==> flow/design.v <==
module uart_tx #(
    parameter BAUD_DIV = 434
) (
    input logic clk,
    input logic rst_n,
    input logic tx_start,
    input logic [7:0] data_in,
    output logic tx_busy,
    output logic tx
);
    logic [9:0] tx_shift;   
    logic [3:0] bit_count;
    logic [11:0] baud_counter;
    logic tx_active;
    always_ff @(posedge clk or negedge rst_n) begin
        if (!rst_n) begin
            tx_active <= 0;
            baud_counter <= 0;
            tx_busy <= 0;
            tx <= 1;   
        end else begin
            if (tx_start && !tx_active) begin
                tx_active <= 1;
                tx_shift <= {1'b1, data_in, 1'b0};   
                baud_counter <= BAUD_DIV;
                bit_count <= 0;
                tx_busy <= 1;
            end else if (tx_active) begin
                if (baud_counter == 0) begin
                    baud_counter <= BAUD_DIV;
                    tx <= tx_shift[0];   
                    tx_shift <= {1'b1, tx_shift[9:1]};   
                    bit_count <= bit_count + 1;
                    if (bit_count == 9) begin   
                        tx_active <= 0;
                        tx_busy <= 0;
                    end
                end else begin
                    baud_counter <= baud_counter - 1;
                end
            end
        end
    end
endmodule
module uart_rx #(
    parameter BAUD_DIV = 434   
) (
    input logic clk,
    input logic rst_n,
    input logic rx,
    output logic [7:0] data_out,
    output logic data_valid,
	 	output logic [7:0] leds
);
    logic [11:0] baud_counter;
    logic [3:0] bit_count;
    logic [7:0] rx_shift;
    logic rx_active;
    always_ff @(posedge clk or negedge rst_n) begin
        if (!rst_n) begin
            baud_counter <= 0;
            bit_count <= 0;
            rx_active <= 0;
            data_valid <= 0;
            rx_shift <= 8'b0;   
        end else begin
            if (!rx_active && !rx) begin
                rx_active <= 1;
                baud_counter <= BAUD_DIV / 2;
                bit_count <= 0;
                rx_shift <= 8'b0;   
            end else if (rx_active) begin
                if (baud_counter == 0) begin
                    baud_counter <= BAUD_DIV;
                    if (bit_count < 9) begin
                        rx_shift <= {rx, rx_shift[7:1]};   
                        bit_count <= bit_count + 1;
                    end else begin
                        rx_active <= 0;
                        data_out <= rx_shift;  
								leds <= rx_shift;
                        data_valid <= 1;
                    end
                end else begin
                    baud_counter <= baud_counter - 1;
                end
            end else begin
                data_valid <= 0;
            end
        end
    end
endmodule
module uart_edge_detection (
    input logic clk,           
    input logic rst_n,         
    input logic uart_rx,       
    output logic uart_tx,      
    output logic led_rx,       
    output logic led_tx,       
    output logic data_ready    
);
    parameter CLOCK_FREQ = 50000000;    
    parameter BAUD_RATE  = 115200;
    parameter BAUD_DIV   = CLOCK_FREQ / BAUD_RATE;
    parameter THRESHOLD  = 4;           
    logic [7:0] rx_data;
    logic rx_done;
    logic [7:0] processed_data;
    logic tx_start;
    logic tx_busy;
    logic [7:0] image_data [0:63];     
    logic [7:0] conv_result [0:35];    
    logic [5:0] rx_counter;            
    logic [5:0] tx_counter;            
    typedef enum logic [1:0] {IDLE, RECEIVE, PROCESS, SEND} state_t;
    state_t state, next_state;
    uart_rx #(
        .BAUD_DIV(BAUD_DIV)
    ) uart_receiver (
        .clk(clk),
        .rst_n(rst_n),
        .rx(uart_rx),
        .data_out(rx_data),
        .data_valid(rx_done)
    );
    uart_tx #(
        .BAUD_DIV(BAUD_DIV)
    ) uart_transmitter (
        .clk(clk),
        .rst_n(rst_n),
        .tx_start(tx_start),
        .data_in(processed_data),
        .tx_busy(tx_busy),
        .tx(uart_tx)
    );
    always_ff @(posedge clk or negedge rst_n) begin
        if (!rst_n)
            state <= IDLE;
        else
            state <= next_state;
    end
    always_comb begin
        case (state)
            IDLE:      next_state = (rx_done) ? RECEIVE : IDLE;
            RECEIVE:   next_state = (rx_counter == 6'd63 && rx_done) ? PROCESS : RECEIVE;
            PROCESS:   next_state = SEND;
            SEND:      next_state = (tx_counter == 6'd36 && !tx_busy) ? IDLE : SEND;
            default:   next_state = IDLE;
        endcase
    end
    always_ff @(posedge clk or negedge rst_n) begin
        if (!rst_n) begin
            rx_counter <= 6'd0;
        end else if ((state == IDLE || state == RECEIVE) && rx_done) begin
            image_data[rx_counter] <= rx_data;
            rx_counter <= rx_counter + 1;
        end else if (state == IDLE) begin
            rx_counter <= 6'd0;
        end
    end
    integer i, j, k, l;
    reg [3:0] sum;
    always_ff @(posedge clk or negedge rst_n) begin
        if (!rst_n) begin
            for (i = 0; i < 36; i = i + 1)
                conv_result[i] <= 8'd0;
        end else if (state == PROCESS) begin
            for (i = 0; i < 6; i = i + 1) begin
                for (j = 0; j < 6; j = j + 1) begin
                    sum = 0;
                    for (k = 0; k < 3; k = k + 1) begin
                        for (l = 0; l < 3; l = l + 1) begin
                            sum = sum + image_data[(i + k) * 8 + (j + l)][0];
                        end
                    end
                    conv_result[i * 6 + j] <= (sum >= THRESHOLD) ? 8'b1 : 8'b0;
                end
            end
        end
    end
    always_ff @(posedge clk or negedge rst_n) begin
        if (!rst_n) begin
            tx_counter <= 6'd0;
            tx_start <= 1'b0;
            processed_data <= 8'd0;
        end else if (state == SEND) begin
            if (!tx_busy && !tx_start) begin
                tx_start <= 1'b1;
                processed_data <= conv_result[tx_counter];
                tx_counter <= tx_counter + 1;
            end else if (tx_start && tx_busy) begin
                tx_start <= 1'b0;
            end
        end else begin
            tx_counter <= 6'd0;
            tx_start <= 1'b0;
        end
    end
    always_ff @(posedge clk or negedge rst_n) begin
        if (!rst_n) begin
            led_rx <= 1'b0;
            led_tx <= 1'b0;
            data_ready <= 1'b0;
        end else begin
            led_rx <= (state == RECEIVE) ? rx_done : 1'b0;
            led_tx <= (state == SEND) ? ~tx_busy : 1'b0;
            data_ready <= (state == SEND);  
        end
    end
endmodule
==> flow/config.mk <==
export PLATFORM = sky130hd
export DESIGN_NAME = uart_edge_detection
export DESIGN_NICKNAME = uart_edge_detection
export VERILOG_FILES = /design/flow/design.v
export SDC_FILE = /design/flow/constraint.sdc
export NUM_CORES = 4
export LEC_CHECK = 0
export CAP_MARGIN = 35
export CELL_PAD_IN_SITES_DETAIL_PLACEMENT = 1
export CELL_PAD_IN_SITES_GLOBAL_PLACEMENT = 0
export CORE_MARGIN = 2
export CORE_UTILIZATION = 21
export CTS_CLUSTER_DIAMETER = 240
export CTS_CLUSTER_SIZE = 97
export HOLD_SLACK_MARGIN = 0.11
export PLACE_DENSITY_LB_ADDON = 0.19
export SLEW_MARGIN = 20
export TNS_END_PERCENT = 15
==> flow/constraint.sdc <==
create_clock -name core_clock -period 3.81 [get_ports {clk}]
set_input_delay 0.7620 -clock core_clock [delete_from_list [all_inputs] [get_ports {clk}]]
set_output_delay 0.7620 -clock core_clock [all_outputs]
set_load 0.01 [all_outputs]
run.sh (not shown) runs the stock make flow with config.mk's settings and CLKGATE_MAP_FILE=.
Change:
- CAP_MARGIN: 35 -> 20
- CELL_PAD_IN_SITES_DETAIL_PLACEMENT: 1 -> unset
- CELL_PAD_IN_SITES_GLOBAL_PLACEMENT: 0 -> unset
- CORE_UTILIZATION: 21 -> 31
- CTS_CLUSTER_DIAMETER: 240 -> unset
- CTS_CLUSTER_SIZE: 97 -> unset
- HOLD_SLACK_MARGIN: 0.11 -> unset
- PLACE_DENSITY_LB_ADDON: 0.19 -> unset
- TNS_END_PERCENT: 15 -> unset
- clock period: 3.81 -> 5.74 ns (I/O delays scaled with it)
Sequential power shrinks by 33%.
Final area drops by about 4%.
Hold slack improves by 0.25 ns.
First-iteration DRC count came out higher by about 22%.
Clock-buffer cell count fell by 2.
Non-clock buffer count falls by 30.
Final cell count came out lower by about 14%.
Via count went down by about 1%.
Area after synthesis is unchanged.
Wire length decreases by about 17%.
Change:
- ABC_AREA: unset -> 1
- CORE_UTILIZATION: 31 -> 72
- CTS_CLUSTER_SIZE: unset -> 71
- PLACE_DENSITY: unset -> 0.38
- SETUP_SLACK_MARGIN: unset -> 0.41
- clock period: 5.74 -> 3.19 ns (I/O delays scaled with it)
Fmax came out higher by 11%.
Critical path depth rises by 1.
Sequential cell count is unchanged.
Synthesized cell count goes up by 7.2%.
Die size goes down by 56%.
Change:
- ABC_AREA: 1 -> unset
- CTS_CLUSTER_DIAMETER: unset -> 377
- CTS_CLUSTER_SIZE: 71 -> 21
- PLACE_DENSITY: 0.38 -> 0.43
Result:
- cell area drops by 0.65%
- final cell count drops by 6.0%
- count of clock-buffer cells in the layout drops by 2
- wire length drops by 5.6%
- flip-flop count is unchanged
- maximum frequency drops by 0.50%
- sequential share of layout area climbs by 0.22 points
- global-route usage drops by 1.0 points
Power figures rest on the tool's default switching activity, not on a simulated workload.
